==> flow/design.v <==
module top(
    input logic clk,         
    input logic rst,         
    output logic RGB_R,      
    output logic RGB_G,      
    output logic RGB_B       
);
    localparam CLK_FREQ = 12_000_000;  
    localparam PWM_RESOLUTION = 8;   
    localparam PWM_MAX = (1 << PWM_RESOLUTION) - 1;   
    localparam PWM_CYCLES = 256;   
    localparam DEGREES_MAX = 360;
    localparam CYCLES_PER_DEGREE = CLK_FREQ / DEGREES_MAX;   
    typedef enum logic [1:0] {
        STATE_PWM_COUNT,
        STATE_DEGREE_COUNT,
        STATE_HSV_CALC,
        STATE_PWM_OUTPUT
    } state_t;
    logic [PWM_RESOLUTION-1:0] pwm_counter;
    logic [PWM_RESOLUTION-1:0] red_pwm_value, green_pwm_value, blue_pwm_value;
    logic [31:0] degree_counter;
    logic [8:0] current_degree;
    state_t current_state;
    state_t next_state;
    always_ff @(posedge clk) begin
        if (rst) current_state <= STATE_PWM_COUNT;
        else current_state <= next_state;
    end
    always_comb begin  
        case (current_state)
            STATE_PWM_COUNT: begin
                if (degree_counter == CYCLES_PER_DEGREE - 1) begin
                    next_state = STATE_DEGREE_COUNT;
                end else begin
                    next_state = STATE_PWM_COUNT;
                end
            end
            STATE_DEGREE_COUNT: begin
                next_state = STATE_HSV_CALC;
            end
            STATE_HSV_CALC: begin
                next_state = STATE_PWM_OUTPUT;
            end
            STATE_PWM_OUTPUT: begin
                next_state = STATE_PWM_COUNT;
            end
            default: begin
                next_state = STATE_PWM_COUNT;
            end
        endcase
    end
    always_ff @(posedge clk) begin
        if (rst) begin
            pwm_counter <= 0;
            degree_counter <= 0;
            current_degree <= 0;
            red_pwm_value <= 0;
            green_pwm_value <= 0;
            blue_pwm_value <= 0;
        end else
        case (current_state)
            STATE_PWM_COUNT: begin
                pwm_counter <= pwm_counter + 1;                
                if (degree_counter == CYCLES_PER_DEGREE - 1) begin
                    degree_counter <= 0;
                end else begin
                    degree_counter <= degree_counter + 1;
                end
            end
            STATE_DEGREE_COUNT: begin
                if (current_degree == DEGREES_MAX - 1) begin
                    current_degree <= 0;
                end else begin
                    current_degree <= current_degree + 1;
                end
            end
            STATE_HSV_CALC: begin
                if (current_degree < 60) begin
                    red_pwm_value <= PWM_MAX;
                end else if (current_degree < 120) begin
                    red_pwm_value <= PWM_MAX - ((current_degree - 60) * PWM_MAX / 60);
                end else if (current_degree < 240) begin
                    red_pwm_value <= 0;
                end else if (current_degree < 300) begin
                    red_pwm_value <= (current_degree - 240) * PWM_MAX / 60;
                end else begin
                    red_pwm_value <= PWM_MAX;
                end
                if (current_degree < 60) begin
                    green_pwm_value <= current_degree * PWM_MAX / 60;
                end else if (current_degree < 180) begin
                    green_pwm_value <= PWM_MAX;
                end else if (current_degree < 240) begin
                    green_pwm_value <= PWM_MAX - ((current_degree - 180) * PWM_MAX / 60);
                end else begin
                    green_pwm_value <= 0;
                end
                if (current_degree < 120) begin
                    blue_pwm_value <= 0;
                end else if (current_degree < 180) begin
                    blue_pwm_value <= (current_degree - 120) * PWM_MAX / 60;
                end else if (current_degree < 300) begin
                    blue_pwm_value <= PWM_MAX;
                end else begin
                    blue_pwm_value <= PWM_MAX - ((current_degree - 300) * PWM_MAX / 60);
                end
            end
            STATE_PWM_OUTPUT: begin
            end
        endcase
    end
    assign RGB_R = (pwm_counter > red_pwm_value) ? 1'b1 : 1'b0;
    assign RGB_G = (pwm_counter > green_pwm_value) ? 1'b1 : 1'b0;
    assign RGB_B = (pwm_counter > blue_pwm_value) ? 1'b1 : 1'b0;
endmodule
==> flow/config.mk <==
export PLATFORM = sky130hd
export DESIGN_NAME = top
export DESIGN_NICKNAME = top
export VERILOG_FILES = /design/flow/design.v
export SDC_FILE = /design/flow/constraint.sdc
export NUM_CORES = 4
export LEC_CHECK = 0
export ABC_AREA = 1
export CAP_MARGIN = 40
export CELL_PAD_IN_SITES_DETAIL_PLACEMENT = 0
export CORE_ASPECT_RATIO = 1.06
export CORE_MARGIN = 2
export CORE_UTILIZATION = 70
export MAX_ROUTING_LAYER = met5
export MIN_ROUTING_LAYER = met1
export PLACE_DENSITY_LB_ADDON = 0.01
export SLEW_MARGIN = 20
==> flow/constraint.sdc <==
create_clock -name core_clock -period 4.29 [get_ports {clk}]
set_input_delay 0.8580 -clock core_clock [delete_from_list [all_inputs] [get_ports {clk}]]
set_output_delay 0.8580 -clock core_clock [all_outputs]
set_load 0.01 [all_outputs]
run.sh (not shown) runs the stock make flow with config.mk's settings and CLKGATE_MAP_FILE=.
The starting point ended with an error in global routing with GRT-0116.
Edit:
ABC_AREA = 0   (was 1)
CORE_ASPECT_RATIO = not set   (was 1.06)
CORE_UTILIZATION = 72   (was 70)
PLACE_DENSITY_LB_ADDON = 0.0   (was 0.01)
clock period = 10.8 ns   (was 4.29 ns; I/O delays follow)
Effect: With this change the flow produced a layout that fails on setup timing; die area falls by 2.1%; synthesized cell count drops by 12%; area after synthesis is higher by 0.65%.
